==> flow/config.mk <==
export PLATFORM = sky130hd
export DESIGN_NAME = CED
export DESIGN_NICKNAME = CED
export VERILOG_FILES = /design/flow/design.v
export SDC_FILE = /design/flow/constraint.sdc
export NUM_CORES = 4
export LEC_CHECK = 0
export ABC_AREA = 1
export CAP_MARGIN = 40
export CORE_MARGIN = 2
export CORE_UTILIZATION = 72
export PLACE_DENSITY = 0.6
export SLEW_MARGIN = 20
==> flow/constraint.sdc <==
create_clock -name core_clock -period 91.5 [get_ports {clk}]
set_input_delay 18.3000 -clock core_clock [delete_from_list [all_inputs] [get_ports {clk}]]
set_output_delay 18.3000 -clock core_clock [all_outputs]
set_load 0.01 [all_outputs]
==> flow/design.v <==
`timescale 1ns/10ps
module  CED(
	input  clk,
	input  rst,
	input  enable,
	output reg ird,
	input  [7:0] idata,	
	output reg [13:0] iaddr,
	output reg cwr_mag_0,
	output reg [12:0] cdata_mag_wr0,
	output reg crd_mag_0,
	input  [12:0] cdata_mag_rd0,
	output reg [13:0] caddr_mag_0,
	output reg cwr_ang_0,
	output reg [12:0] cdata_ang_wr0,
	output reg crd_ang_0,
	input  [12:0] cdata_ang_rd0,
	output reg [13:0] caddr_ang_0,
	output reg cwr1,
	output reg [12:0] cdata_wr1,
	output reg crd1,
	input  [12:0] cdata_rd1,
	output reg [13:0] caddr_1,
	output reg cwr2,
	output reg [12:0] cdata_wr2,
	output reg [13:0] caddr_2,
	output reg done
);
reg [5:0] state,next_state,i;
reg [7:0] Grayscale_temp[0:8];
reg signed [12:0] magnitude_L0[0:8];
reg [12:0] angle_L0[0:8];
reg signed [12:0] Gx,Gy,magnitude;
reg signed [12:0] Gx_abs,Gy_abs;
reg [15:0] n,j;
reg [12:0]angle;
reg signed[28:0] Gy_temp,angle_tmp, Gy_temp1;
parameter INIT=5'd0,GRAYSCALE_ADDR=5'd1,WAIT=5'd2,GRAYSCALE_DATA=5'd3,
          LAYER0=5'd4,INIT1=5'd5,LAYER1_ADDR=5'd6,WAIT1=5'd7,LAYER1_DATA=5'd8,
		  LAYER1_DATA1=5'd9,NMS=5'd10,INIT2=5'd11,LAYER2_ADDR=5'd12,
		  WAIT2=5'd13,LAYER2_DATA=5'd14,LAYER2_DATA1=5'd15,HT=5'd16,FINISHED=5'd17;
always @(posedge clk or posedge rst ) begin
  if(rst) state<=INIT;
  else state<=next_state;
end
always @(*) begin
	case (state)
		INIT:begin
		  next_state=(enable)?GRAYSCALE_ADDR:INIT;
		end 
		GRAYSCALE_ADDR:begin
		  next_state=WAIT;
		end
        WAIT:begin
		   next_state=GRAYSCALE_DATA;
		end
        GRAYSCALE_DATA:begin
			next_state=(i>8)?LAYER0:GRAYSCALE_ADDR;  
		end
		LAYER0:begin
		   next_state=(j>15875)?INIT1:GRAYSCALE_ADDR;
		end
        INIT1:begin
          next_state=LAYER1_ADDR;
        end
        LAYER1_ADDR:begin
            next_state=WAIT1;
	    end 
        WAIT1:begin
		   if((n>0&&n<125)||(n%126==0)||(n%126==125)||(n>15750&&n<15875))next_state=LAYER1_DATA1;
		   else next_state=LAYER1_DATA;
		end
		LAYER1_DATA:begin
		  next_state=(i>8)?NMS:LAYER1_ADDR; 
		end
		LAYER1_DATA1:begin
          next_state=LAYER1_ADDR;
		end
        NMS:begin
		  next_state=(n>15875)?INIT2:LAYER1_ADDR;
		end
		INIT2:begin
		  next_state=LAYER2_ADDR;
		end
		LAYER2_ADDR:begin
		  next_state=WAIT2;
		end
		WAIT2:begin
		  if((n>0&&n<125)||(n%126==0)||(n%126==125)||(n>15750&&n<15875))next_state=LAYER2_DATA1;
		  else next_state=LAYER2_DATA;
		end
		LAYER2_DATA:begin
		  next_state=(i>8)?HT:LAYER2_ADDR; 
		end
		LAYER2_DATA1:begin
          next_state=LAYER2_ADDR;
		end
		HT:begin
		  next_state=(n>15875)?FINISHED:LAYER2_ADDR;
		end
		default:begin
		  next_state=state;
		end 
	endcase	
end
always @(posedge clk) begin
		case (state)
		INIT:begin
		  n=0;
		  i=0;
		  j=0;
		  done=0;
		  ird=0;
		  cwr_mag_0=0;
		  cwr_ang_0=0;
		  crd_mag_0=0;
		  crd_ang_0=0;
		  cwr1=0;
		  crd1=0;
		  cwr2=0;
		  angle=0;
		  angle_tmp=0;
		end 
		GRAYSCALE_ADDR:begin
		  ird=1;
		  cwr_ang_0=0;
		  cwr_mag_0=0;
		  if (i==0)iaddr=n;
		  else if(i==1)iaddr=n+1;
		  else if(i==2)iaddr=n+2;
		  else if(i==3)iaddr=n+128;
		  else if(i==4)iaddr=n+129;
		  else if(i==5)iaddr=n+130;
		  else if(i==6)iaddr=n+256;
		  else if(i==7)iaddr=n+257;
		  else iaddr=n+258; 
		end
		WAIT:begin
		  angle=0;
		  angle_tmp=0;
		end
        GRAYSCALE_DATA:begin
		  Grayscale_temp[i]=idata;
		  i=i+1;
		end
		LAYER0:begin
		  i=0;
		  ird=0;
		  cwr_ang_0=1;
		  cwr_mag_0=1;
		  n=(n%128==125)?n+3:n+1;
		  Gx=-(Grayscale_temp[0])+Grayscale_temp[2]-(Grayscale_temp[3]<<1)+
		     (Grayscale_temp[5]<<1)-Grayscale_temp[6]+Grayscale_temp[8];
		  Gy=-Grayscale_temp[0]-(Grayscale_temp[1]<<1)-Grayscale_temp[2]+
		     Grayscale_temp[6]+(Grayscale_temp[7]<<1)+Grayscale_temp[8];
          Gx_abs=(Gx[12]==1)?-Gx:Gx;
          Gy_abs=(Gy[12]==1)?-Gy:Gy;
		  magnitude=Gx_abs+Gy_abs;
          angle_tmp=(Gx!=0)?(Gy<<16)/Gx:Gx;
		  if(angle_tmp<$signed(29'h00006A09) && angle_tmp>$signed(29'h1FFF95F7))begin                         
			if (Gx!=0&&Gy==0)angle=13'h00;
			else if (Gx==0&&Gy!=0)angle=13'h5a;
			else angle=13'h00;
		  end         
		  else if(angle_tmp>$signed(29'h00006A09) && angle_tmp<$signed(29'h00026A09))angle=13'h2d;            
		  else if(angle_tmp>$signed(29'h00026A09) || angle_tmp<$signed(29'h1FFD95F7))angle=13'h5a;            
		  else angle=13'h87;
		  caddr_mag_0=j;
		  cdata_mag_wr0=magnitude;
		  caddr_ang_0=j;
          cdata_ang_wr0=angle;
		  j=j+1;
		end
        INIT1:begin
		  j=0;
		  n=0;
		  i=0;
		  cwr_ang_0=0;
		  cwr_mag_0=0;
        end
		LAYER1_ADDR:begin
		  if ((n>0&&n<125)||(n%126==0)||(n%126==125)||(n>15750&&n<15875)) begin
		    cwr1=0;
			caddr_1=n;
		  end
          else begin
		    crd_ang_0=1;
		    crd_mag_0=1;
			cwr1=0;
			if (i==0)begin
			  caddr_ang_0=j;
			  caddr_mag_0=j;
			end
		    else if(i==1)begin
			  caddr_ang_0=j+1;
			  caddr_mag_0=j+1;
			end
		    else if(i==2)begin
			  caddr_ang_0=j+2;
			  caddr_mag_0=j+2;
			end
		    else if(i==3)begin
			  caddr_ang_0=j+126;
			  caddr_mag_0=j+126;
			end
		    else if(i==4)begin
			  caddr_ang_0=j+127;
			  caddr_mag_0=j+127;
			end
		    else if(i==5)begin
			  caddr_ang_0=j+128;
			  caddr_mag_0=j+128;
			end
		    else if(i==6)begin
			  caddr_ang_0=j+252;
			  caddr_mag_0=j+252;
			end
		    else if(i==7)begin
			  caddr_ang_0=j+253;
			  caddr_mag_0=j+253;
			end
		    else begin
			  caddr_ang_0=j+254;
			  caddr_mag_0=j+254;
			end
		  end
		end
		LAYER1_DATA:begin
		  angle_L0[i]=cdata_ang_rd0;
		  magnitude_L0[i]=cdata_mag_rd0;
		  i=i+1;
		end
		LAYER1_DATA1:begin
          	cwr1=1;
			cdata_wr1=0;
			n=n+1;
		end
		NMS:begin
		  crd_ang_0=0;
		  crd_mag_0=0;
		  cwr1=1;
		  caddr_1=n;
		  if (angle_L0[4]==13'h00) begin
            cdata_wr1=(magnitude_L0[4]>=magnitude_L0[3]
			          &&magnitude_L0[4]>=magnitude_L0[5])?magnitude_L0[4]:0;			
		  end
		  else if (angle_L0[4]==13'h2d) begin
			cdata_wr1=(magnitude_L0[4]>=magnitude_L0[2]
			          &&magnitude_L0[4]>=magnitude_L0[6])?magnitude_L0[4]:0;	
		  end
          else if (angle_L0[4]==13'h5a) begin
			cdata_wr1=(magnitude_L0[4]>=magnitude_L0[1]
			          &&magnitude_L0[4]>=magnitude_L0[7])?magnitude_L0[4]:0;	
		  end
		  else begin
			cdata_wr1=(magnitude_L0[4]>=magnitude_L0[0]
			          &&magnitude_L0[4]>=magnitude_L0[8])?magnitude_L0[4]:0;
		  end
		  j=(j%126==123)?j+3:j+1;
		  n=n+1;
		  i=0;
		end
		INIT2:begin
		  j=0;
		  n=0;
		  i=0;
          cwr1=0;
		end
		LAYER2_ADDR:begin
		  if ((n>0&&n<125)||(n%126==0)||(n%126==125)||(n>15750&&n<15875)) begin
		    cwr2=0;
			caddr_2=n;
		  end
          else begin
            crd1=1;
			cwr2=0;
			if (i==0)caddr_1=j;
		    else if(i==1)caddr_1=j+1;
		    else if(i==2)caddr_1=j+2;
		    else if(i==3)caddr_1=j+126;
		    else if(i==4)caddr_1=j+127;
		    else if(i==5)caddr_1=j+128;
		    else if(i==6)caddr_1=j+252;
		    else if(i==7)caddr_1=j+253;
		    else caddr_1=j+254;
		  end
		end
		LAYER2_DATA:begin
		  magnitude_L0[i]=cdata_rd1;
		  i=i+1;
		end	
		LAYER2_DATA1:begin
          	cwr2=1;
			cdata_wr2=0;
			n=n+1;
		end
		HT:begin
          crd1=0;
		  cwr2=1;
		  caddr_2=n;
          if (magnitude_L0[4]>=13'd100)cdata_wr2=13'd255;
		  else if(magnitude_L0[4]<13'd50)cdata_wr2=13'd0;
		  else begin
			if ((magnitude_L0[0]>=13'd100)||(magnitude_L0[1]>=13'd100)||
			    (magnitude_L0[2]>=13'd100)||(magnitude_L0[3]>=13'd100)||
				(magnitude_L0[5]>=13'd100)||(magnitude_L0[6]>=13'd100)||
				(magnitude_L0[7]>=13'd100)||(magnitude_L0[8]>=13'd100)) begin
				cdata_wr2=13'd255;
			end
			else cdata_wr2=13'd0;
		  end
		  j=(j%126==123)?j+3:j+1;
		  n=n+1;
		  i=0;
		end
		FINISHED:begin
		  done=1;
		end
		default:begin
		end 
	endcase
end
endmodule
==> flow/run.sh <==
#!/bin/bash
# the make line also repeats each setting of config.mk as NAME=value (left out here)
make -C /OpenROAD-flow-scripts/flow DESIGN_CONFIG=/design/flow/config.mk WORK_HOME=/design/flow/orfs CLKGATE_MAP_FILE= finish
==> CHANGELOG.md, run 1 <==
## Flow update

* Status: complete, no violations
* CTS tree: done
* Dominant cell area share at 19.2%
* Cells after Synth at 7577
* Post-synth EDFFs at 328
* Max clock buf depth at 3
* Crit path depth at 550
* Routed Antenna Nets at 0
* Max Cap Violations at 0
* Hold Buf Count CTS at 0
* Yosys stat cell total at 7577
* Netlist Area Pre-Place at 51300 sq um
* Synth Seq Share at 20.1%
* Crit start category: register
* Post-synth area hogs: edfxtp_1 (19%), ha_1 (15%), nand2_1 (13%)
* Setup_tns at 0 ns
* R2R depth at 550
* Initial antenna violation count at 5
* Final hold violations at 0
* Global-route wire length before repair at 263000 um
* Ys flop type: edfxtp_1
* Remaining Overflow, GRT at 0
* Synth area leader: edfxtp_1
* Buffers on Ports at 170
* R2r endpoint: cdata_ang_wr0[1]
* Top cells by count, synth: nand2_1 (1776), inv_1 (1153), ha_1 (629), nor2_1 (573), a21oi_1 (551)
* Min-delay src: state[5]
* CP Data Arrival Time at 83.82 ns
* Row count at 97
* Xor/xnor share at 7.62%
* Synthesized registers at 346
* Post-layout period usage at 91.2%
* WL final at 170000 um
* Mux frac, synth at 0.137%
* Die width at 271 um
* Kind of cell adding the most delay to the critical path: simple AND/OR/NAND/NOR gates
* Rel. slew slack at 34.4%
* DRT Pass-1 Iters at 9
* Syn avg cell area at 6.76 sq um
* CP Capture Point: cdata_ang_wr0[1]
* Global placer's final weighted congestion at 1.06
* Worst Path Max Fanout at 33
* Top-Level Pins at 181
* CP max stage cell: fa_1
* Iteration-0 DRC count of the detailed router at 6417
* Vias in the first global route at 51888
* Fillers at 5003
* Synth warn at 4
* Die Height at 271 um
* CP required at 91.83 ns
* Most numerous cell in the Yosys netlist: nand2_1
* GRT Resource Usage Total at 44.1%
* Log Warnings at 62
* Worst slew pin tran at 0.976 ns
* Worst slack, placed at 2.43 ns
* Via Count at 54729
* Final setup violation count at 0
* Floorplan Utilization at 72.9%
* Setup CP Type: reg -> reg
* Clock Pin Slew Worst Setup and Hold Paths at 0.08 ns
* Top logic family: simple AND/OR/NAND/NOR gates
* Synth cell types at 85
* Worst setup margin at 8.01 ns
* Endpoint, Worst Hold: state[14]
* Vias per inst at 6.22
* Max Slew Vio Count at 0
* Final Skew at 0.0261 ns
* Top cell by count, worst path: nand2_1
* Simple-gate share of the synthesized area at 28.5%
* Dpl cells at 8703
* Final nets at 8560
* Wire length per cell at 19.3 um
* CTS HTree Levels at 2
* Post-DP HPWL at 126000 um
* Fin crit period at 83.49 ns
* Share of synthesized registers carrying an async set or reset at 5.20%
* Drc violations at 0
* Clk latency of the worst-skew pair at 0.58 ns
* R2R Path Start: Grayscale_temp[0][2]
* Endpoint class of the critical path: register
* CTS Sinks at 346
* Crit. Startpoint: Grayscale_temp[0][2]
* Post-Synth Adder-Cell Area at 17.4%
* R2r setup slk at 8.01 ns
* Die area at 73300 sq um
* Worst Path Buf+Inv at 100
* Pin count of the biggest net entering global routing at 39
* Synth Area in Compound Gates at 15.7%
* Chip Area, Yosys at 51300 sq um
* Root buffer cell: clkbuf_16
* Max stage delay on crit path at 0.54 ns
* Hold Path Class: reg -> reg
* Core area at 70300 sq um
* Fmax at 0.0120 GHz
* Area grow syn2layout at 9.03%
* Num CTS Buffers at 34
* Final cell count without fillers at 8798
* Hold path depth at 0
stage by stage:
step	hold slack (ns)	instance area [sq um]	utilization [%]
floorplan	0.331	51800	-
global route	0.366	55900	79.5
detailed placement	0.348	54300	77.3
finish	0.364	55900	79.5
global placement	0.333	54200	77.1
CTS	0.363	55400	78.9
cell type report:
| type | count | area, sq um | area share, % |
|---|---|---|---|
| Clock buffer | 42 | 881 | 1.58 |
| Clock inverter | 19 | 219 | 0.392 |
| Multi-Input combinational cell | 5996 | 36400 | 65.1 |
| Sequential cell | 346 | 10300 | 18.4 |
| Tap cell | 940 | 1180 | 2.10 |
| Timing Repair Buffer | 248 | 2350 | 4.21 |
| Inverter | 1194 | 4540 | 8.12 |
| Timing Repair inverter | 9 | 47.5 | 0.0851 |
| Antenna cell | 4 | 10.0 | 0.0179 |
per-layer routing:
metal,share of wire (%),GRT usage [%],routed length (um),vias up
met3,10,7.55,17400,1062
met5,0.0059,0,10,-
li1,-,-,-,25571
met4,8.8,32.6,15000,2
met2,45,73.8,76600,3621
met1,36,50.7,60500,24473
what timing repair did:
item	4_1_cts	5_1_grt
buffers inserted	0	15
endpoints found under the setup margin	0	6
gates resized	0	53
==> run 2: changes to the inputs <==
CAP_MARGIN = 10   (was 40)
CELL_PAD_IN_SITES_DETAIL_PLACEMENT = 0   (was unset)
CORE_UTILIZATION = 70   (was 72)
CTS_CLUSTER_SIZE = 40   (was unset)
GPL_ROUTABILITY_DRIVEN = 0   (was unset)
GPL_TIMING_DRIVEN = 1   (was unset)
HOLD_SLACK_MARGIN = -0.08   (was unset)
PLACE_DENSITY = unset   (was 0.6)
SETUP_SLACK_MARGIN = -0.37   (was unset)
SLEW_MARGIN = 10   (was 20)
TNS_END_PERCENT = 55   (was unset)
clock period = 62.4 ns   (was 91.5 ns; I/O delays follow)
==> CHANGELOG.md, run 2 <==
### Changed

* Post-Synth Adder-Cell Area at 17.4% (unchanged)
* GRT Resource Usage Total at 69.9%
* Post-synth area hogs: edfxtp_1 (19%), ha_1 (15%), nand2_1 (13%) (unchanged)
* Post-synth EDFFs at 328 (unchanged)
* Die width at 275 um (was 271 um)
* Num CTS Buffers at 36 (was 34)
* Die area at 75400 sq um (was 73300 sq um)
* Core area at 72700 sq um (was 70300 sq um)
* Error: [ERROR GRT-0232] Routing congestion too high. Check the congestion heatmap in the GUI.
* Ys flop type: edfxtp_1 (unchanged)
* Most numerous cell in the Yosys netlist: nand2_1 (unchanged)
* Root buffer cell: clkbuf_16 (unchanged)
* Dominant cell area share at 19.2% (unchanged)
* CTS Sinks at 346 (unchanged)
* Syn avg cell area at 6.76 sq um (unchanged)
* Max clock buf depth at 3 (unchanged)
* CTS HTree Levels at 2 (unchanged)
* Synth cell types at 85 (unchanged)
* Chip Area, Yosys at 51300 sq um (unchanged)
* Synthesized registers at 346 (unchanged)
* Simple-gate share of the synthesized area at 28.5% (unchanged)
* Row count at 99 (was 97)
* Yosys stat cell total at 7577 (unchanged)
* Hold Buf Count CTS at 0 (unchanged)
* Top-Level Pins at 181 (unchanged)
* Synth area leader: edfxtp_1 (unchanged)
* Stopped at: global routing
* Status: did not finish (was complete, no violations)
* Buffers on Ports at 170 (unchanged)
* Xor/xnor share at 7.62% (unchanged)
* Cells after Synth at 7577 (unchanged)
* Remaining Overflow, GRT at 15
* Netlist Area Pre-Place at 51300 sq um (unchanged)
* Top logic family: simple AND/OR/NAND/NOR gates (unchanged)
* Mux frac, synth at 0.137% (unchanged)
* Synth warn at 4 (unchanged)
* Die Height at 275 um (was 271 um)
* Floorplan Utilization at 70.5% (was 72.9%)
* Synth Area in Compound Gates at 15.7% (unchanged)
* Top cells by count, synth: nand2_1 (1776), inv_1 (1153), ha_1 (629), nor2_1 (573), a21oi_1 (551) (unchanged)
* Share of synthesized registers carrying an async set or reset at 5.20% (unchanged)
* Synth Seq Share at 20.1% (unchanged)
* Area post-placement at 62300 sq um (was 54300 sq um)
* Post-DP HPWL at 134000 um (was 126000 um)
run 2: metrics by stage:
| stage | setup slack (ns) | cells | utilization [%] |
|---|---|---|---|
| global placement | 0.163 | 9648 | 85.6 |
| detailed placement | -3.56 | 9648 | 85.6 |
| CTS | -1.25 | 10028 | 91.6 |
| floorplan | -0.410 | 7721 | - |
run 2: repair_timing:
item	4_1_cts
endpoints found under the setup margin	6
setup buffers	311
hold endpoints to repair	0
gates resized	197
pin swaps	206
gates cloned	3
run 2: per-layer routing:
layer | track usage, % | overflow
met5 | 30.9 | 0
met4 | 64.7 | 3
met3 | 51.0 | 1
met2 | 89.9 | 11
met1 | 70.8 | 0
==> run 3: changes to the inputs <==
CAP_MARGIN = 0   (was 10)
CELL_PAD_IN_SITES_DETAIL_PLACEMENT = unset   (was 0)
CORE_UTILIZATION = 72   (was 70)
CTS_CLUSTER_DIAMETER = 86   (was unset)
CTS_CLUSTER_SIZE = 15   (was 40)
GPL_ROUTABILITY_DRIVEN = unset   (was 0)
GPL_TIMING_DRIVEN = unset   (was 1)
HOLD_SLACK_MARGIN = unset   (was -0.08)
PLACE_DENSITY = 0.6   (was unset)
SETUP_SLACK_MARGIN = 5.0   (was -0.37)
SLEW_MARGIN = 20   (was 10)
TNS_END_PERCENT = unset   (was 55)
clock period = 81.4 ns   (was 62.4 ns; I/O delays follow)
==> CHANGELOG.md, run 3 <==
## Flow update

* Status: complete, but fails checks (was did not finish)
* SO Faults: capacitance limit, slew limit
* Top cell by count, worst path: nand2_1
* Hold Path Class: reg -> reg
* Most numerous cell in the Yosys netlist: nand2_1 (unchanged)
* Yosys stat cell total at 7577 (unchanged)
* Worst slack, placed at -2.56 ns (was -3.56 ns)
* Worst Path Buf+Inv at 91
* Hold_ws at 0.345 ns
* R2r endpoint: cdata_ang_wr0[1]
* Final cell count without fillers at 8940
* Area post-placement at 54300 sq um (was 62300 sq um)
* Top-Level Pins at 181 (unchanged)
* Max Slew Vio Count at 9
* Top cells by count, synth: nand2_1 (1776), inv_1 (1153), ha_1 (629), nor2_1 (573), a21oi_1 (551) (unchanged)
* Global placer's final weighted congestion at 1.03
* Dominant cell area share at 19.2% (unchanged)
* Max clock buf depth at 3 (unchanged)
* Endpoint, Worst Hold: state[14]
* WL final at 183000 um
* Final Instance Area at 58600 sq um
* Final hold violations at 0
* Chip Area, Yosys at 51300 sq um (unchanged)
* Cells after Synth at 7577 (unchanged)
* Synth Area in Compound Gates at 15.7% (unchanged)
* Max Cap Violations at 1
* Buffers on Ports at 170 (unchanged)
* Gr busiest metal: met2
* Synth area leader: edfxtp_1 (unchanged)
* Rel. slew slack at -9.33%
* Initial antenna violation count at 12
* Netlist Area Pre-Place at 51300 sq um (unchanged)
* Worst setup margin at 7.71 ns
* Routed Antenna Nets at 0
* Hold Buf Count CTS at 0 (unchanged)
* M3 GR Usage at 9.52%
* Crit start category: register
* Share of synthesized registers carrying an async set or reset at 5.20% (unchanged)
* Top logic family: simple AND/OR/NAND/NOR gates (unchanged)
* CTS tree: done
* Log Warnings at 60
* Ys flop type: edfxtp_1 (unchanged)
* Die width at 271 um (was 275 um)
* Kind of cell adding the most delay to the critical path: simple AND/OR/NAND/NOR gates
* Final nets at 8703
* Post-layout period usage at 90.5%
* R2r setup slk at 7.71 ns
* Simple-gate share of the synthesized area at 28.5% (unchanged)
* Die area at 73300 sq um (was 75400 sq um)
* Row count at 97 (was 99)
* CP required at 81.78 ns
* Vias in the first global route at 51815
* Core area at 70300 sq um (was 72700 sq um)
* DRT Pass-1 Iters at 17
* Crit. Startpoint: Grayscale_temp[0][0]
* Final Core Density at 83.3%
* Setup CP Type: reg -> reg
* GRT Resource Usage Total at 44.4%
* Max stage delay on crit path at 0.79 ns
* CP max stage cell: fa_1
* Clock Pin Slew Worst Setup and Hold Paths at 0.09 ns
* Xor/xnor share at 7.62% (unchanged)
* Synth warn at 4 (unchanged)
* Fin crit period at 73.69 ns
* Area grow syn2layout at 14.2%
* Met1 Usage GRT at 51.7%
* Post-DP HPWL at 124000 um (was 134000 um)
* Min-delay src: state[5]
* Global-route wire length before repair at 265000 um
* Post-synth EDFFs at 328 (unchanged)
* Final Skew at 0.0471 ns
* Dpl cells at 8703 (was 9648)
* Floorplan Utilization at 72.9% (was 70.5%)
* R2R depth at 541
* Synth cell types at 85 (unchanged)
* Endpoint class of the critical path: register
* Crit path depth at 541
* RSZ-0062 raised after global routing: false
* CP Data Arrival Time at 74.07 ns
* Pin count of the biggest net entering global routing at 42
* Final setup violation count at 0
* Hold path depth at 0
* Worst slew pin tran at 1.63 ns
* Syn avg cell area at 6.76 sq um (unchanged)
* Vias per inst at 6.33
* CTS HTree Levels at 1 (was 2)
* R2R Path Start: Grayscale_temp[0][0]
* Routing usage on met2 at 72.0%
* CTS Sinks at 346 (unchanged)
* Clk latency of the worst-skew pair at 0.66 ns
* Die Height at 271 um (was 275 um)
* Worst Path Max Fanout at 23
* Num CTS Buffers at 29 (was 36)
* Mux frac, synth at 0.137% (unchanged)
* Drc violations at 0
* Iteration-0 DRC count of the detailed router at 7322
* Post-synth area hogs: edfxtp_1 (19%), ha_1 (15%), nand2_1 (13%) (unchanged)
* Root buffer cell: clkbuf_16 (unchanged)
* Wire length per cell at 20.5 um
* CP Capture Point: cdata_ang_wr0[1]
* Post-Synth Adder-Cell Area at 17.4% (unchanged)
* Via Count at 56588
* Synth Seq Share at 20.1% (unchanged)
* Fmax at 0.0136 GHz
* Remaining Overflow, GRT at 0
* Synthesized registers at 346 (unchanged)
==> run 3: layout make-up <==
| class | count | area, sq um |
|---|---|---|
| Multi-Input combinational cell | 6000 | 37900 |
| Clock buffer | 47 | 803 |
| Timing Repair inverter | 9 | 52.6 |
| Sequential cell | 346 | 10300 |
| Fill cell | 4527 | 11700 |
| Tap cell | 940 | 1180 |
| Inverter | 1194 | 4570 |
| Antenna cell | 5 | 12.5 |
| Timing Repair Buffer | 392 | 3630 |
| Clock inverter | 7 | 76.3 |
==> run 3: what timing repair did <==
action	CTS	global route
endpoints found under the setup margin	6	6
resized	82	387
buffers inserted	15	144
gates cloned	4	15
pin swaps	2	141
==> run 3: stage by stage <==
stage,TNS (ns)
after floorplan,0
after global placement,0
after detailed placement,-14.74
after CTS,0
after global routing,0
final,0
==> run 3: metal layers <==
metal  share of wire (%)  routed length (um)
met5               0.044                  81
met4                 9.3               17100
met3                  12               22200
met2                  44               80100
met1                  35               64000
==> run 4: changes to the inputs <==
CAP_MARGIN = 20   (was 0)
CTS_CLUSTER_DIAMETER = unset   (was 86)
CTS_CLUSTER_SIZE = unset   (was 15)
SETUP_SLACK_MARGIN = unset   (was 5.0)
clock period = 100.0 ns   (was 81.4 ns; I/O delays follow)
==> CHANGELOG.md, run 4 <==
## Flow update

* Top logic family: simple AND/OR/NAND/NOR gates (unchanged)
* Fmax at 0.0112 GHz (was 0.0136 GHz)
* Mux frac, synth at 0.137% (unchanged)
* Post-layout period usage at 89.2% (was 90.5%)
* Crit. Startpoint: Grayscale_temp[0][2] (was Grayscale_temp[0][0])
* Cells after Synth at 7577 (unchanged)
* Synth cell types at 85 (unchanged)
* Endpoint class of the critical path: register (unchanged)
* Crit start category: register (unchanged)
* Row count at 97 (unchanged)
* Top cell by count, worst path: nand2_1 (unchanged)
* Worst Path Max Fanout at 29 (was 23)
* CTS HTree Levels at 2 (was 1)
* Worst slew pin tran at 1.18 ns (was 1.63 ns)
* CTS tree: done (unchanged)
* Initial antenna violation count at 2 (was 12)
* Iteration-0 DRC count of the detailed router at 6070 (was 7322)
* Max clock buf depth at 3 (unchanged)
* R2R Path Start: Grayscale_temp[0][2] (was Grayscale_temp[0][0])
* Pin count of the biggest net entering global routing at 36 (was 42)
* Most numerous cell in the Yosys netlist: nand2_1 (unchanged)
* Hold Buf Count CTS at 0 (unchanged)
* DRT Pass-1 Iters at 8 (was 17)
* Log Warnings at 60 (unchanged)
* Kind of cell adding the most delay to the critical path: simple AND/OR/NAND/NOR gates (unchanged)
* Share of synthesized registers carrying an async set or reset at 5.20% (unchanged)
* Vias per inst at 6.15 (was 6.33)
* Yosys stat cell total at 7577 (unchanged)
* Postcts setup bufs at 0 (was 15)
* Core area at 70300 sq um (unchanged)
* Floorplan Utilization at 72.9% (unchanged)
* Routed Antenna Nets at 0 (unchanged)
* CP Capture Point: cdata_ang_wr0[1] (unchanged)
* Top cells by count, synth: nand2_1 (1776), inv_1 (1153), ha_1 (629), nor2_1 (573), a21oi_1 (551) (unchanged)
* RSZ-0062 raised after global routing: false (unchanged)
* Final cell count without fillers at 8758 (was 8940)
* Final nets at 8520 (was 8703)
* Ys flop type: edfxtp_1 (unchanged)
* Synthesized registers at 346 (unchanged)
* Area post-placement at 54200 sq um (was 54300 sq um)
* Endpoint, Worst Hold: state[14] (unchanged)
* Min-delay src: state[5] (unchanged)
* Die Height at 271 um (unchanged)
* Synth Area in Compound Gates at 15.7% (unchanged)
* Crit path depth at 540 (was 541)
* Max Slew Vio Count at 0 (was 9)
* Dominant cell area share at 19.2% (unchanged)
* M3 GR Usage at 7.83% (was 9.52%)
* Root buffer cell: clkbuf_16 (unchanged)
* Gr busiest metal: met2 (unchanged)
* Routing usage on met2 at 73.3% (was 72.0%)
* R2r setup slk at 10.80 ns (was 7.71 ns)
* Buffers on Ports at 170 (unchanged)
* Xor/xnor share at 7.62% (unchanged)
* Final Instance Area at 55400 sq um (was 58600 sq um)
* Die area at 73300 sq um (unchanged)
* WL final at 167000 um (was 183000 um)
* R2R depth at 540 (was 541)
* Flop area at 10300 sq um (unchanged)
* Synth area leader: edfxtp_1 (unchanged)
* Final setup violation count at 0 (unchanged)
* CP required at 100.32 ns (was 81.78 ns)
* Chip Area, Yosys at 51300 sq um (unchanged)
* Netlist Area Pre-Place at 51300 sq um (unchanged)
* Status: complete, no violations (was complete, but fails checks)
* Rel. slew slack at 21.1% (was -9.33%)
* Area grow syn2layout at 8.09% (was 14.2%)
* Num CTS Buffers at 35 (was 29)
* Final hold violations at 0 (unchanged)
* Fin crit period at 89.20 ns (was 73.69 ns)
* Synth Seq Share at 20.1% (unchanged)
* Final Skew at 0.0204 ns (was 0.0471 ns)
* Dpl cells at 8690 (was 8703)
* Vias in the first global route at 51447 (was 51815)
* Hold path depth at 0 (unchanged)
* Post-DP HPWL at 124000 um (about the same)
* Max Cap Violations at 0 (was 1)
* Remaining Overflow, GRT at 0 (unchanged)
* CP Data Arrival Time at 89.53 ns (was 74.07 ns)
* Setup CP Type: reg -> reg (unchanged)
* MI comb area at 36200 sq um (was 37900 sq um)
* Clk latency of the worst-skew pair at 0.57 ns (was 0.66 ns)
* Syn avg cell area at 6.76 sq um (unchanged)
* Wire length per cell at 19.1 um (was 20.5 um)
* Die width at 271 um (unchanged)
* Post-Synth Adder-Cell Area at 17.4% (unchanged)
* Drc violations at 0 (unchanged)
* R2r endpoint: cdata_ang_wr0[1] (unchanged)
* Via Count at 53891 (was 56588)
* Simple-gate share of the synthesized area at 28.5% (unchanged)
* Met1 Usage GRT at 51.7% (about the same)
* Post-synth EDFFs at 328 (unchanged)
* Post-synth area hogs: edfxtp_1 (19%), ha_1 (15%), nand2_1 (13%) (unchanged)
* Global-route wire length before repair at 263000 um (was 265000 um)
* Worst Path Buf+Inv at 95 (was 91)
* GRT Resource Usage Total at 44.1% (was 44.4%)
* Top-Level Pins at 181 (unchanged)
* Clock Pin Slew Worst Setup and Hold Paths at 0.08 ns (was 0.09 ns)
* Post-CTS resize count at 0 (was 82)
* Setup_tns at 0 ns (unchanged)
* Global placer's final weighted congestion at 1.06 (was 1.03)
* CP max stage cell: nor3_1 (was fa_1)
* CTS Sinks at 346 (unchanged)
* Fillers at 5120 (was 4527)
* Max stage delay on crit path at 0.60 ns (was 0.79 ns)
* Synth warn at 4 (unchanged)
* Hold Path Class: reg -> reg (unchanged)
[run 4: routing by layer]
metal / up-vias / routed length, um
met4: 0 / 14200
met3: 966 / 16100
met2: 3184 / 75300
li1: 25492 / -
met1: 24249 / 61300
met5: - / 0
[run 4: cell type report]
class                           count  area share (%)
Timing Repair inverter              2          0.0181
Timing Repair Buffer              214            3.67
Antenna cell                        3          0.0136
Inverter                         1194            8.14
Sequential cell                   346            18.6
Multi-Input combinational cell   5996            65.4
Clock inverter                     21           0.361
Tap cell                          940            2.12
Clock buffer                       42            1.66
[run 4: stage by stage]
step | hold slack [ns] | worst slack, ns | util [%]
6_report | 0.409 | 10.80 | 78.8
5_1_grt | 0.393 | 0.218 | 78.8
4_1_cts | 0.397 | 9.90 | 78.7
3_5_place_dp | 0.370 | 10.30 | 77.1
3_3_place_gp | 0.335 | 14.55 | 77.1
2_1_floorplan | 0.331 | 29.05 | -
==> run 5: changes to the inputs <==
CORE_UTILIZATION = 66   (was 72)
HOLD_SLACK_MARGIN = -0.08   (was unset)
MAX_ROUTING_LAYER = met4   (was unset)
clock period = 61.5 ns   (was 100.0 ns; I/O delays follow)
==> CHANGELOG.md, run 5 <==
### Changed

* Die width at 283 um (was 271 um)
* Error: [ERROR GRT-0116] Global routing finished with congestion. Check the congestion regions in the DRC Viewer.
* Synth area leader: edfxtp_1 (unchanged)
* Max clock buf depth at 3 (unchanged)
* Top cells by count, synth: nand2_1 (1776), inv_1 (1153), ha_1 (629), nor2_1 (573), a21oi_1 (551) (unchanged)
* Synth warn at 4 (unchanged)
* GRT Resource Usage Total at 94.2%
* Yosys stat cell total at 7577 (unchanged)
* Root buffer cell: clkbuf_16 (unchanged)
* CTS HTree Levels at 2 (unchanged)
* Post-DP HPWL at 154000 um (was 124000 um)
* Cells after Synth at 7577 (unchanged)
* Post-Synth Adder-Cell Area at 17.4% (unchanged)
* Share of synthesized registers carrying an async set or reset at 5.20% (unchanged)
* Chip Area, Yosys at 51300 sq um (unchanged)
* Simple-gate share of the synthesized area at 28.5% (unchanged)
* Post-synth EDFFs at 328 (unchanged)
* Syn avg cell area at 6.76 sq um (unchanged)
* Netlist Area Pre-Place at 51300 sq um (unchanged)
* Xor/xnor share at 7.62% (unchanged)
* Remaining Overflow, GRT at 2803
* Worst slack, placed at -5.03 ns (was 10.30 ns)
* Die area at 79900 sq um (was 73300 sq um)
* Status: did not finish (was complete, no violations)
* Floorplan Utilization at 66.4% (was 72.9%)
* CTS Sinks at 346 (unchanged)
* Buffers on Ports at 170 (unchanged)
* Most numerous cell in the Yosys netlist: nand2_1 (unchanged)
* Synth cell types at 85 (unchanged)
* Num CTS Buffers at 36 (was 35)
* Row count at 102 (was 97)
* Stopped at: global routing
* Top logic family: simple AND/OR/NAND/NOR gates (unchanged)
* Synth Area in Compound Gates at 15.7% (unchanged)
* Global placer's final weighted congestion at 1.10 (was 1.06)
* Die Height at 283 um (was 271 um)
* Post-synth area hogs: edfxtp_1 (19%), ha_1 (15%), nand2_1 (13%) (unchanged)
* Core area at 77200 sq um (was 70300 sq um)
* Ys flop type: edfxtp_1 (unchanged)
* Mux frac, synth at 0.137% (unchanged)
* Synthesized registers at 346 (unchanged)
* Dominant cell area share at 19.2% (unchanged)
* Top-Level Pins at 181 (unchanged)
* Synth Seq Share at 20.1% (unchanged)
-- run 5: per-layer routing --
layer,global-route usage [%],GRT overflow
met5,-,-
met4,100,632
met3,79.8,113
met2,111,1957
met1,87.4,101
-- run 5: repair_timing --
item | in CTS
setup buffers | 507
hold buffers | 0
gates resized | 330
gates cloned | 3
pin swaps | 317
endpoints found under the hold margin | 0
setup endpoints to repair | 6
-- run 5: metrics by stage --
stage / cells / hold slack, ns / util, % / setup TNS (ns) / cell area [sq um]
after CTS: 10913 / 0.322 / 95.2 / -9.16 / 73500
after detailed placement: 10339 / 0.352 / 86.9 / -29.91 / 67100
after global placement: 10338 / 0.336 / 86.9 / -6.62 / 67100
after floorplan: 7721 / 0.331 / - / -5.39 / 53300
==> run 6: changes to the inputs <==
ABC_AREA = unset   (was 1)
CAP_MARGIN = 40   (was 20)
CELL_PAD_IN_SITES_DETAIL_PLACEMENT = 0   (was unset)
CORE_MARGIN = 9   (was 2)
CORE_UTILIZATION = 58   (was 66)
CTS_CLUSTER_DIAMETER = 225   (was unset)
CTS_CLUSTER_SIZE = 40   (was unset)
GPL_ROUTABILITY_DRIVEN = 0   (was unset)
GPL_TIMING_DRIVEN = 0   (was unset)
HOLD_SLACK_MARGIN = unset   (was -0.08)
MAX_ROUTING_LAYER = unset   (was met4)
PLACE_DENSITY = unset   (was 0.6)
PLACE_DENSITY_LB_ADDON = 0.18   (was unset)
SETUP_SLACK_MARGIN = 5.0   (was unset)
SLEW_MARGIN = 10   (was 20)
TNS_END_PERCENT = 55   (was unset)
clock period = 48.2 ns   (was 61.5 ns; I/O delays follow)
==> CHANGELOG.md, run 6 <==
### Changed

* Synthesized registers at 346 (unchanged)
* Dpl cells at 8082 (was 10339)
* Yosys stat cell total at 6576 (was 7577)
* Status: did not finish (unchanged)
* Num CTS Buffers at 13 (was 36)
* Error: [ERROR GRT-0232] Routing congestion too high. Check the congestion heatmap in the GUI. (was [ERROR GRT-0116] Global routing finished with congestion. Check the congestion regions in the DRC Viewer.)
* Post-Synth Adder-Cell Area at 17.3% (was 17.4%)
* Share of synthesized registers carrying an async set or reset at 5.20% (unchanged)
* Die area at 100000 sq um (was 79900 sq um)
* Post-synth area hogs: edfxtp_1 (19%), ha_1 (15%), a21oi_1 (4.3%) (was edfxtp_1 (19%), ha_1 (15%), nand2_1 (13%))
* CTS Sinks at 346 (unchanged)
* Syn avg cell area at 7.87 sq um (was 6.76 sq um)
* Most numerous cell in the Yosys netlist: ha_1 (was nand2_1)
* Mux frac, synth at 3.12% (was 0.137%)
* GRT Resource Usage Total at 63.1%
* Hold Buf Count CTS at 0 (unchanged)
* Core area at 88500 sq um (was 77200 sq um)
* Synth Area in Compound Gates at 26.1% (was 15.7%)
* Xor/xnor share at 6.34% (was 7.62%)
* Top cells by count, synth: ha_1 (629), nor2_1 (587), nand2_1 (519), inv_1 (494), a21oi_1 (446) (was nand2_1 (1776), inv_1 (1153), ha_1 (629), nor2_1 (573), a21oi_1 (551))
* Row count at 109 (was 102)
* Max clock buf depth at 3 (unchanged)
* Area post-placement at 56800 sq um (was 67100 sq um)
* Top logic family: AND-OR/OR-AND gates (was simple AND/OR/NAND/NOR gates)
* Die Height at 317 um (was 283 um)
* Synth Seq Share at 19.9% (was 20.1%)
* Post-DP HPWL at 135000 um (was 154000 um)
* Stopped at: global routing (unchanged)
* CTS HTree Levels at 1 (was 2)
* Netlist Area Pre-Place at 51800 sq um (was 51300 sq um)
* Dominant cell area share at 19.0% (was 19.2%)
* Floorplan Utilization at 58.5% (was 66.4%)
* Synth cell types at 123 (was 85)
* Ys flop type: edfxtp_1 (unchanged)
* Synth area leader: edfxtp_1 (unchanged)
* Synth warn at 4 (unchanged)
* Worst slack, placed at -38.98 ns (was -5.03 ns)
* Buffers on Ports at 170 (unchanged)
* Post-synth EDFFs at 328 (unchanged)
* Chip Area, Yosys at 51800 sq um (was 51300 sq um)
* Remaining Overflow, GRT at 23
* Die width at 317 um (was 283 um)
* Cells after Synth at 6576 (was 7577)
* Simple-gate share of the synthesized area at 21.4% (was 28.5%)
* Top-Level Pins at 181 (unchanged)
* Root buffer cell: clkbuf_16 (unchanged)
-- run 6: what timing repair did --
item	CTS
gates resized	537
pin swaps	422
buffers inserted	672
setup endpoints to repair	6
-- run 6: routing by layer --
metal,GRT overflow,track usage [%]
met5,1,40.1
met4,8,53.8
met3,1,53.7
met2,10,75.6
met1,3,64.2
==> run 7: changes to the inputs <==
ABC_AREA = 1   (was unset)
CAP_MARGIN = 0   (was 40)
CELL_PAD_IN_SITES_DETAIL_PLACEMENT = 2   (was 0)
CELL_PAD_IN_SITES_GLOBAL_PLACEMENT = 2   (was unset)
CORE_MARGIN = 4   (was 9)
CORE_UTILIZATION = 56   (was 58)
CTS_CLUSTER_DIAMETER = unset   (was 225)
CTS_CLUSTER_SIZE = 44   (was 40)
GPL_ROUTABILITY_DRIVEN = 1   (was 0)
HOLD_SLACK_MARGIN = 0.08   (was unset)
MAX_ROUTING_LAYER = met4   (was unset)
MIN_ROUTING_LAYER = met2   (was unset)
clock period = 50.3 ns   (was 48.2 ns; I/O delays follow)
==> CHANGELOG.md, run 7 <==
### Changed

* Status: did not finish (unchanged)
* Stopped at: global placement without I/O (was global routing)
* Error: [ERROR FLW-0024] Place density exceeds 1.0 (current PLACE_DENSITY_LB_ADDON =  0.18). Please check if the value of  PLACE_DENSITY_LB_ADDON is between 0 and 0.99. (was [ERROR GRT-0232] Routing congestion too high. Check the congestion heatmap in the GUI.)
* Synth Seq Share at 20.1% (was 19.9%)
* Synth warn at 4 (unchanged)
* Share of synthesized registers carrying an async set or reset at 5.20% (unchanged)
* Die Height at 311 um (was 317 um)
* Simple-gate share of the synthesized area at 28.5% (was 21.4%)
* Die area at 96400 sq um (was 100000 sq um)
* Mux frac, synth at 0.137% (was 3.12%)
* Most numerous cell in the Yosys netlist: nand2_1 (was ha_1)
* Xor/xnor share at 7.62% (was 6.34%)
* Cells after Synth at 7577 (was 6576)
* Die width at 311 um (was 317 um)
* Post-synth area hogs: edfxtp_1 (19%), ha_1 (15%), nand2_1 (13%) (was edfxtp_1 (19%), ha_1 (15%), a21oi_1 (4.3%))
* Yosys stat cell total at 7577 (was 6576)
* Chip Area, Yosys at 51300 sq um (was 51800 sq um)
* Syn avg cell area at 6.76 sq um (was 7.87 sq um)
* Netlist Area Pre-Place at 51300 sq um (was 51800 sq um)
* Ys flop type: edfxtp_1 (unchanged)
* Top logic family: simple AND/OR/NAND/NOR gates (was AND-OR/OR-AND gates)
* Floorplan Utilization at 56.7% (was 58.5%)
* Post-synth EDFFs at 328 (unchanged)
* Dominant cell area share at 19.2% (was 19.0%)
* Synthesized registers at 346 (unchanged)
* Synth cell types at 85 (was 123)
* Core area at 90400 sq um (was 88500 sq um)
* Row count at 110 (was 109)
* Synth area leader: edfxtp_1 (unchanged)
* Top cells by count, synth: nand2_1 (1776), inv_1 (1153), ha_1 (629), nor2_1 (573), a21oi_1 (551) (was ha_1 (629), nor2_1 (587), nand2_1 (519), inv_1 (494), a21oi_1 (446))
* Synth Area in Compound Gates at 15.7% (was 26.1%)
* Post-Synth Adder-Cell Area at 17.4% (was 17.3%)
==> run 8: changes to the inputs <==
CAP_MARGIN = 20   (was 0)
CELL_PAD_IN_SITES_DETAIL_PLACEMENT = unset   (was 2)
CELL_PAD_IN_SITES_GLOBAL_PLACEMENT = unset   (was 2)
CORE_MARGIN = 2   (was 4)
CORE_UTILIZATION = 66   (was 56)
CTS_CLUSTER_DIAMETER = 253   (was unset)
GPL_ROUTABILITY_DRIVEN = unset   (was 1)
GPL_TIMING_DRIVEN = unset   (was 0)
HOLD_SLACK_MARGIN = 0.29   (was 0.08)
MAX_ROUTING_LAYER = unset   (was met4)
MIN_ROUTING_LAYER = unset   (was met2)
PLACE_DENSITY = 0.6   (was unset)
PLACE_DENSITY_LB_ADDON = unset   (was 0.18)
SETUP_SLACK_MARGIN = unset   (was 5.0)
SLEW_MARGIN = 20   (was 10)
TNS_END_PERCENT = unset   (was 55)
clock period = 60.8 ns   (was 50.3 ns; I/O delays follow)
==> CHANGELOG.md, run 8 <==
### Changed

* CTS HTree Levels at 1
* Floorplan Utilization at 66.4% (was 56.7%)
* Top cells by count, synth: nand2_1 (1776), inv_1 (1153), ha_1 (629), nor2_1 (573), a21oi_1 (551) (unchanged)
* Area post-placement at 67000 sq um
* Row count at 102 (was 110)
* Hold Buf Count CTS at 0
* Chip Area, Yosys at 51300 sq um (unchanged)
* Mux frac, synth at 0.137% (unchanged)
* Die Height at 283 um (was 311 um)
* Syn avg cell area at 6.76 sq um (unchanged)
* Max clock buf depth at 3
* Core area at 77200 sq um (was 90400 sq um)
* GRT Resource Usage Total at 86.6%
* Status: did not finish (unchanged)
* Error: [ERROR GRT-0116] Global routing finished with congestion. Check the congestion regions in the DRC Viewer. (was [ERROR FLW-0024] Place density exceeds 1.0 (current PLACE_DENSITY_LB_ADDON =  0.18). Please check if the value of  PLACE_DENSITY_LB_ADDON is between 0 and 0.99.)
* Top logic family: simple AND/OR/NAND/NOR gates (unchanged)
* Num CTS Buffers at 11
* Synth cell types at 85 (unchanged)
* Buffers on Ports at 170
* Root buffer cell: clkbuf_16
* Synth Seq Share at 20.1% (unchanged)
* Worst slack, placed at -5.60 ns
* Post-synth EDFFs at 328 (unchanged)
* Post-DP HPWL at 153000 um
* Xor/xnor share at 7.62% (unchanged)
* Stopped at: global routing (was global placement without I/O)
* Netlist Area Pre-Place at 51300 sq um (unchanged)
* Synth warn at 4 (unchanged)
* Ys flop type: edfxtp_1 (unchanged)
* Post-synth area hogs: edfxtp_1 (19%), ha_1 (15%), nand2_1 (13%) (unchanged)
* Share of synthesized registers carrying an async set or reset at 5.20% (unchanged)
* Simple-gate share of the synthesized area at 28.5% (unchanged)
* Global placer's final weighted congestion at 1.09
* Synthesized registers at 346 (unchanged)
* Synth Area in Compound Gates at 15.7% (unchanged)
* Die area at 79900 sq um (was 96400 sq um)
* Post-Synth Adder-Cell Area at 17.4% (unchanged)
* Die width at 283 um (was 311 um)
* Synth area leader: edfxtp_1 (unchanged)
* Remaining Overflow, GRT at 885
* CTS Sinks at 346
* Top-Level Pins at 181
* Cells after Synth at 7577 (unchanged)
* Most numerous cell in the Yosys netlist: nand2_1 (unchanged)
* Dominant cell area share at 19.2% (unchanged)
* Yosys stat cell total at 7577 (unchanged)
* Dpl cells at 10325
==> run 8: layer usage <==
| layer | GRT overflow | track usage [%] |
|---|---|---|
| met1 | 49 | 84.8 |
| met2 | 517 | 99.1 |
| met3 | 42 | 76.2 |
| met4 | 271 | 88.1 |
| met5 | 6 | 57.5 |
==> run 8: repair_timing <==
item,4_1_cts
setup buffers,428
resized,293
setup endpoints to repair,6
cloned,7
pin swaps,265
==> run 9: changes to the inputs <==
CTS_CLUSTER_DIAMETER = unset   (was 253)
CTS_CLUSTER_SIZE = 34   (was 44)
HOLD_SLACK_MARGIN = 0.3   (was 0.29)
clock period = 63.4 ns   (was 60.8 ns; I/O delays follow)
==> CHANGELOG.md, run 9 <==
### Changed

* Status: did not finish (unchanged)
* Stopped at: global routing (unchanged)
* Error: [ERROR GRT-0116] Global routing finished with congestion. Check the congestion regions in the DRC Viewer. (unchanged)
* Netlist Area Pre-Place at 51300 sq um (unchanged)
* Syn avg cell area at 6.76 sq um (unchanged)
* Yosys stat cell total at 7577 (unchanged)
* Worst slack, placed at -3.81 ns (was -5.60 ns)
* Root buffer cell: clkbuf_16 (unchanged)
* Top cells by count, synth: nand2_1 (1776), inv_1 (1153), ha_1 (629), nor2_1 (573), a21oi_1 (551) (unchanged)
* Num CTS Buffers at 38 (was 11)
* Synth cell types at 85 (unchanged)
* Post-synth EDFFs at 328 (unchanged)
* Cells after Synth at 7577 (unchanged)
* Dpl cells at 10155 (was 10325)
* Xor/xnor share at 7.62% (unchanged)
* Most numerous cell in the Yosys netlist: nand2_1 (unchanged)
* Top-Level Pins at 181 (unchanged)
* Global placer's final weighted congestion at 1.00 (was 1.09)
* Buffers on Ports at 170 (unchanged)
* Synth warn at 4 (unchanged)
* Die Height at 283 um (unchanged)
* Dominant cell area share at 19.2% (unchanged)
* Die area at 79900 sq um (unchanged)
* Floorplan Utilization at 66.4% (unchanged)
* Chip Area, Yosys at 51300 sq um (unchanged)
* Ys flop type: edfxtp_1 (unchanged)
* Max clock buf depth at 3 (unchanged)
* Area post-placement at 65300 sq um (was 67000 sq um)
* Synth area leader: edfxtp_1 (unchanged)
* Synthesized registers at 346 (unchanged)
* Post-synth area hogs: edfxtp_1 (19%), ha_1 (15%), nand2_1 (13%) (unchanged)
* Share of synthesized registers carrying an async set or reset at 5.20% (unchanged)
* Hold Buf Count CTS at 0 (unchanged)
* Simple-gate share of the synthesized area at 28.5% (unchanged)
* Core area at 77200 sq um (unchanged)
* Synth Area in Compound Gates at 15.7% (unchanged)
* Row count at 102 (unchanged)
* CTS Sinks at 346 (unchanged)
* Top logic family: simple AND/OR/NAND/NOR gates (unchanged)
* CTS HTree Levels at 2 (was 1)
* Synth Seq Share at 20.1% (unchanged)
* Post-DP HPWL at 145000 um (was 153000 um)
* Post-Synth Adder-Cell Area at 17.4% (unchanged)
* Mux frac, synth at 0.137% (unchanged)
* Remaining Overflow, GRT at 1335
* GRT Resource Usage Total at 86.1%
* Die width at 283 um (unchanged)
run 9: per-layer routing:
| metal | track usage, % | overflow |
|---|---|---|
| met5 | 52.8 | 4 |
| met4 | 93.9 | 410 |
| met1 | 81.3 | 38 |
| met2 | 102 | 850 |
| met3 | 72.5 | 33 |
run 9: timing repair:
action / in CTS
pin swaps: 304
gates resized: 407
gates cloned: 1
hold endpoints to repair: 0
setup endpoints to repair: 6
setup buffers: 527
==> run 10: changes to the inputs <==
CAP_MARGIN = 15   (was 20)
CELL_PAD_IN_SITES_DETAIL_PLACEMENT = 2   (was unset)
CELL_PAD_IN_SITES_GLOBAL_PLACEMENT = 1   (was unset)
CORE_UTILIZATION = 41   (was 66)
CTS_CLUSTER_SIZE = unset   (was 34)
GPL_ROUTABILITY_DRIVEN = 1   (was unset)
GPL_TIMING_DRIVEN = 0   (was unset)
HOLD_SLACK_MARGIN = unset   (was 0.3)
PLACE_DENSITY = unset   (was 0.6)
PLACE_DENSITY_LB_ADDON = 0.25   (was unset)
SETUP_SLACK_MARGIN = 5.0   (was unset)
TNS_END_PERCENT = 25   (was unset)
clock period = 90.0 ns   (was 63.4 ns; I/O delays follow)
==> CHANGELOG.md, run 10 <==
### Changed

* Status: did not finish (unchanged)
* Post-synth area hogs: edfxtp_1 (19%), ha_1 (15%), nand2_1 (13%) (unchanged)
* Share of synthesized registers carrying an async set or reset at 5.20% (unchanged)
* Xor/xnor share at 7.62% (unchanged)
* Synth Seq Share at 20.1% (unchanged)
* Post-Synth Adder-Cell Area at 17.4% (unchanged)
* Stopped at: clock tree synthesis (was global routing)
* Post-synth EDFFs at 328 (unchanged)
* Global placer's final weighted congestion at 0.935 (was 1.00)
* Floorplan Utilization at 41.4% (was 66.4%)
* Cells after Synth at 7577 (unchanged)
* Most numerous cell in the Yosys netlist: nand2_1 (unchanged)
* Top cells by count, synth: nand2_1 (1776), inv_1 (1153), ha_1 (629), nor2_1 (573), a21oi_1 (551) (unchanged)
* Dominant cell area share at 19.2% (unchanged)
* Chip Area, Yosys at 51300 sq um (unchanged)
* Buffers on Ports at 170 (unchanged)
* Netlist Area Pre-Place at 51300 sq um (unchanged)
* Top-Level Pins at 181 (unchanged)
* Top logic family: simple AND/OR/NAND/NOR gates (unchanged)
* Core area at 124000 sq um (was 77200 sq um)
* Row count at 129 (was 102)
* Post-DP HPWL at 256000 um (was 145000 um)
* Synthesized registers at 346 (unchanged)
* Synth cell types at 85 (unchanged)
* Simple-gate share of the synthesized area at 28.5% (unchanged)
* Error: [ERROR DPL-0033] detailed placement checks failed during check placement. (was [ERROR GRT-0116] Global routing finished with congestion. Check the congestion regions in the DRC Viewer.)
* Synth warn at 4 (unchanged)
* Synth area leader: edfxtp_1 (unchanged)
* Mux frac, synth at 0.137% (unchanged)
* Syn avg cell area at 6.76 sq um (unchanged)
* Die Height at 358 um (was 283 um)
* Yosys stat cell total at 7577 (unchanged)
* Die width at 358 um (was 283 um)
* Die area at 128000 sq um (was 79900 sq um)
* Ys flop type: edfxtp_1 (unchanged)
* Synth Area in Compound Gates at 15.7% (unchanged)
-- run 10: through the flow --
step | instance area, sq um | instances | hold slack (ns) | setup WS [ns]
after floorplan | 51800 | 7721 | 0.331 | 19.05
after global placement | 55500 | 9528 | 0.333 | -4.38
after detailed placement | 56100 | 9550 | 0.353 | -15.57
==> run 11: changes to the inputs <==
ABC_AREA = unset   (was 1)
CAP_MARGIN = 0   (was 15)
CELL_PAD_IN_SITES_DETAIL_PLACEMENT = 0   (was 2)
CORE_ASPECT_RATIO = 0.51   (was unset)
CORE_MARGIN = 5   (was 2)
CORE_UTILIZATION = 62   (was 41)
CTS_CLUSTER_SIZE = 17   (was unset)
GPL_ROUTABILITY_DRIVEN = 0   (was 1)
GPL_TIMING_DRIVEN = unset   (was 0)
MAX_ROUTING_LAYER = met4   (was unset)
PLACE_DENSITY_LB_ADDON = unset   (was 0.25)
SLEW_MARGIN = 35   (was 20)
TNS_END_PERCENT = unset   (was 25)
==> CHANGELOG.md, run 11 <==
## Flow update

* CTS HTree Levels at 1
* Synth area leader: edfxtp_1 (unchanged)
* Most numerous cell in the Yosys netlist: ha_1 (was nand2_1)
* CTS Sinks at 346
* Final setup violation count at 0
* Status: complete, no violations (was did not finish)
* Synth Seq Share at 19.9% (was 20.1%)
* Crit. Startpoint: Grayscale_temp[0][0]
* Crit start category: register
* Worst slack, placed at -3.13 ns (was -15.57 ns)
* Post-Synth Adder-Cell Area at 17.3% (was 17.4%)
* Final Core Density at 70.1%
* Num CTS Buffers at 28
* Post-layout period usage at 90.3%
* Fillers at 6628
* Worst Path Buf+Inv at 27
* Max clock buf depth at 3
* Buffers on Ports at 170 (unchanged)
* DRT Pass-1 Iters at 10
* Global-route wire length before repair at 287000 um
* Final nets at 7581
* Endpoint class of the critical path: register
* GRT Resource Usage Total at 41.1%
* Area grow syn2layout at 11.7%
* Rel. slew slack at 30.6%
* Share of synthesized registers carrying an async set or reset at 5.20% (unchanged)
* Cells after Synth at 6576 (was 7577)
* Max stage delay on crit path at 0.60 ns
* RSZ-0062 raised after global routing: false
* Iteration-0 DRC count of the detailed router at 8827
* Vias in the first global route at 47878
* Synth warn at 4 (unchanged)
* R2r setup slk at 8.73 ns
* Final Instance Area at 57800 sq um
* Worst Path Max Fanout at 28
* Final Skew at 0.0248 ns
* Fin crit period at 81.27 ns
* Worst slew pin tran at 1.04 ns
* CP required at 90.35 ns
* CP Capture Point: cdata_ang_wr0[3]
* Drc violations at 0
* Die width at 415 um (was 358 um)
* Min-delay src: state[5]
* CP max stage cell: or4b_2
* Setup_tns at 0 ns
* Post-DP HPWL at 149000 um (was 256000 um)
* MI comb area at 40100 sq um
* Dominant cell area share at 19.0% (was 19.2%)
* Hold path depth at 0
* Final hold violations at 0
* Clock Pin Slew Worst Setup and Hold Paths at 0.07 ns
* Top cell by count, worst path: o21a_1
* Via Count at 54833
* R2r endpoint: cdata_ang_wr0[3]
* Setup CP Type: reg -> reg
* Ys flop type: edfxtp_1 (unchanged)
* Die Height at 216 um (was 358 um)
* Chip Area, Yosys at 51800 sq um (was 51300 sq um)
* Wire length per cell at 24.0 um
* Routed Antenna Nets at 0
* Pin count of the biggest net entering global routing at 46
* Hold Path Class: reg -> reg
* Yosys stat cell total at 6576 (was 7577)
* Remaining Overflow, GRT at 0
* Row count at 75 (was 129)
* Flop area at 10300 sq um
* Endpoint, Worst Hold: state[14]
* Final cell count without fillers at 7993
* WL final at 192000 um
* Dpl cells at 7863 (was 9550)
* Fmax at 0.0123 GHz
* Netlist Area Pre-Place at 51800 sq um (was 51300 sq um)
* R2R Path Start: Grayscale_temp[0][0]
* Initial antenna violation count at 5
* Post-synth area hogs: edfxtp_1 (19%), ha_1 (15%), a21oi_1 (4.3%) (was edfxtp_1 (19%), ha_1 (15%), nand2_1 (13%))
* Synth cell types at 123 (was 85)
* Mux frac, synth at 3.12% (was 0.137%)
* Root buffer cell: clkbuf_16
* Area post-placement at 55300 sq um (was 56100 sq um)
* Xor/xnor share at 6.34% (was 7.62%)
* Synthesized registers at 346 (unchanged)
* Syn avg cell area at 7.87 sq um (was 6.76 sq um)
* Worst setup margin at 8.73 ns
* CP Data Arrival Time at 81.63 ns
* Max Slew Vio Count at 0
* Clk latency of the worst-skew pair at 0.63 ns
* Floorplan Utilization at 62.8% (was 41.4%)
* Kind of cell adding the most delay to the critical path: AND-OR/OR-AND gates
* Core area at 82500 sq um (was 124000 sq um)
* R2R depth at 418
* Synth Area in Compound Gates at 26.1% (was 15.7%)
* Crit path depth at 418
* Hold Buf Count CTS at 0
* Top logic family: AND-OR/OR-AND gates (was simple AND/OR/NAND/NOR gates)
* Top-Level Pins at 181 (unchanged)
* Die area at 89700 sq um (was 128000 sq um)
* Post-synth EDFFs at 328 (unchanged)
* Vias per inst at 6.86
* Simple-gate share of the synthesized area at 21.4% (was 28.5%)
* Hold_ws at 0.362 ns
* CTS tree: done
* Max Cap Violations at 0
* Top cells by count, synth: ha_1 (629), nor2_1 (587), nand2_1 (519), inv_1 (494), a21oi_1 (446) (was nand2_1 (1776), inv_1 (1153), ha_1 (629), nor2_1 (573), a21oi_1 (551))
* Log Warnings at 62
run 11: final cells by class:
cell class / instances / area share [%]
inverters: 498 / 3.24
multi-input cells: 5613 / 69.3
repair buffers: 363 / 5.54
clock buffers: 35 / 1.35
diodes: 6 / 0.0260
well taps: 1116 / 2.41
flip-flops and latches: 346 / 17.8
clock inverters: 16 / 0.294
run 11: repair_timing:
item | 4_1_cts | 5_1_grt
pin swaps | 25 | 68
gates cloned | 0 | 1
resized | 116 | 209
setup buffers | 26 | 46
setup endpoints to repair | 6 | 6
run 11: per-layer routing:
metal,GRT usage (%),part of all wire [%]
met1,63.1,44
met2,48.6,35
met3,18.7,19
met4,4.93,1.5
met5,-,0
==> run 12: changes to the inputs <==
CAP_MARGIN = 20   (was 0)
CELL_PAD_IN_SITES_DETAIL_PLACEMENT = unset   (was 0)
CELL_PAD_IN_SITES_GLOBAL_PLACEMENT = unset   (was 1)
CORE_ASPECT_RATIO = unset   (was 0.51)
CORE_MARGIN = 2   (was 5)
CORE_UTILIZATION = 44   (was 62)
CTS_CLUSTER_SIZE = unset   (was 17)
GPL_ROUTABILITY_DRIVEN = unset   (was 0)
MAX_ROUTING_LAYER = unset   (was met4)
PLACE_DENSITY = 0.6   (was unset)
SETUP_SLACK_MARGIN = unset   (was 5.0)
SLEW_MARGIN = 20   (was 35)
clock period = 96.2 ns   (was 90.0 ns; I/O delays follow)
==> CHANGELOG.md, run 12 <==
## Flow update

* R2R depth at 412 (was 418)
* Max Slew Vio Count at 0 (unchanged)
* DRT Pass-1 Iters at 8 (was 10)
* Endpoint, Worst Hold: state[14] (unchanged)
* Worst slew pin tran at 1.21 ns (was 1.04 ns)
* Global placer's final weighted congestion at 1.00
* Final Instance Area at 57300 sq um (was 57800 sq um)
* Final nets at 7489 (was 7581)
* Crit. Startpoint: Grayscale_temp[0][0] (unchanged)
* Endpoint class of the critical path: register (unchanged)
* Synth warn at 4 (unchanged)
* CTS HTree Levels at 2 (was 1)
* Post-layout period usage at 91.1% (was 90.3%)
* Fillers at 11345 (was 6628)
* Kind of cell adding the most delay to the critical path: AND-OR/OR-AND gates (unchanged)
* Row count at 125 (was 75)
* MI comb area at 39500 sq um (was 40100 sq um)
* CTS tree: done (unchanged)
* Die area at 120000 sq um (was 89700 sq um)
* Post-Synth Adder-Cell Area at 17.3% (unchanged)
* Final hold violations at 0 (unchanged)
* Area grow syn2layout at 10.8% (was 11.7%)
* Drc violations at 0 (unchanged)
* Min-delay src: state[5] (unchanged)
* Netlist Area Pre-Place at 51800 sq um (unchanged)
* Ys flop type: edfxtp_1 (unchanged)
* R2r setup slk at 8.61 ns (was 8.73 ns)
* Pin count of the biggest net entering global routing at 46 (unchanged)
* Post-DP HPWL at 137000 um (was 149000 um)
* Log Warnings at 58 (was 62)
* Dominant cell area share at 19.0% (unchanged)
* Crit start category: register (unchanged)
* Die Height at 347 um (was 216 um)
* Buffers on Ports at 170 (unchanged)
* Crit path depth at 412 (was 418)
* Iteration-0 DRC count of the detailed router at 4326 (was 8827)
* Syn avg cell area at 7.87 sq um (unchanged)
* Top cells by count, synth: ha_1 (629), nor2_1 (587), nand2_1 (519), inv_1 (494), a21oi_1 (446) (unchanged)
* CTS Sinks at 346 (unchanged)
* Hold path depth at 0 (unchanged)
* Worst setup margin at 8.61 ns (was 8.73 ns)
* CP Capture Point: cdata_ang_wr0[4] (was cdata_ang_wr0[3])
* Max stage delay on crit path at 0.71 ns (was 0.60 ns)
* Met1 Usage GRT at 38.3% (was 63.1%)
* Fmax at 0.0114 GHz (was 0.0123 GHz)
* Final setup violation count at 0 (unchanged)
* Routed Antenna Nets at 0 (unchanged)
* Area post-placement at 55500 sq um (was 55300 sq um)
* CP required at 96.54 ns (was 90.35 ns)
* Mux frac, synth at 3.12% (unchanged)
* CP Data Arrival Time at 87.93 ns (was 81.63 ns)
* Synthesized registers at 346 (unchanged)
* Setup CP Type: reg -> reg (unchanged)
* Worst Path Buf+Inv at 16 (was 27)
* Status: complete, no violations (unchanged)
* Clock Pin Slew Worst Setup and Hold Paths at 0.06 ns (was 0.07 ns)
* Post-synth EDFFs at 328 (unchanged)
* Most numerous cell in the Yosys netlist: ha_1 (unchanged)
* Top-Level Pins at 181 (unchanged)
* Worst Path Max Fanout at 33 (was 28)
* Vias per inst at 6.16 (was 6.86)
* Flop area at 10300 sq um (about the same)
==> run 12: routing by layer <==
| layer | part of all wire [%] | wire length, um | vias up |
|---|---|---|---|
| met3 | 6.7 | 11900 | 430 |
| met1 | 44 | 77500 | 24258 |
| met5 | 0 | 0 | - |
| met4 | 4.3 | 7660 | 0 |
| met2 | 45 | 80600 | 1938 |
| li1 | - | - | 24601 |
==> run 12: cell type report <==
class / count / area share (%)
clock buffer: 47 / 1.90
clock inverter: 28 / 0.589
inverter: 498 / 3.26
multi-input combinational: 5617 / 68.9
sequential: 346 / 18.0
tap: 1524 / 3.33
timing repair buffer: 254 / 4.10
==> run 12: metrics by stage <==
stage / util [%] / instances
2_1_floorplan: - / 6720
3_3_place_gp: 47.6 / 8230
3_5_place_dp: 47.6 / 8230
4_1_cts: 48.8 / 8305
5_1_grt: 49.2 / 8314
6_report: 49.2 / 8314
==> run 12: repair_timing <==
action                     4_1_cts  5_1_grt
setup endpoints to repair        0        6
hold buffers                     0        0
buffers inserted                 0        4
gates resized                    0      101
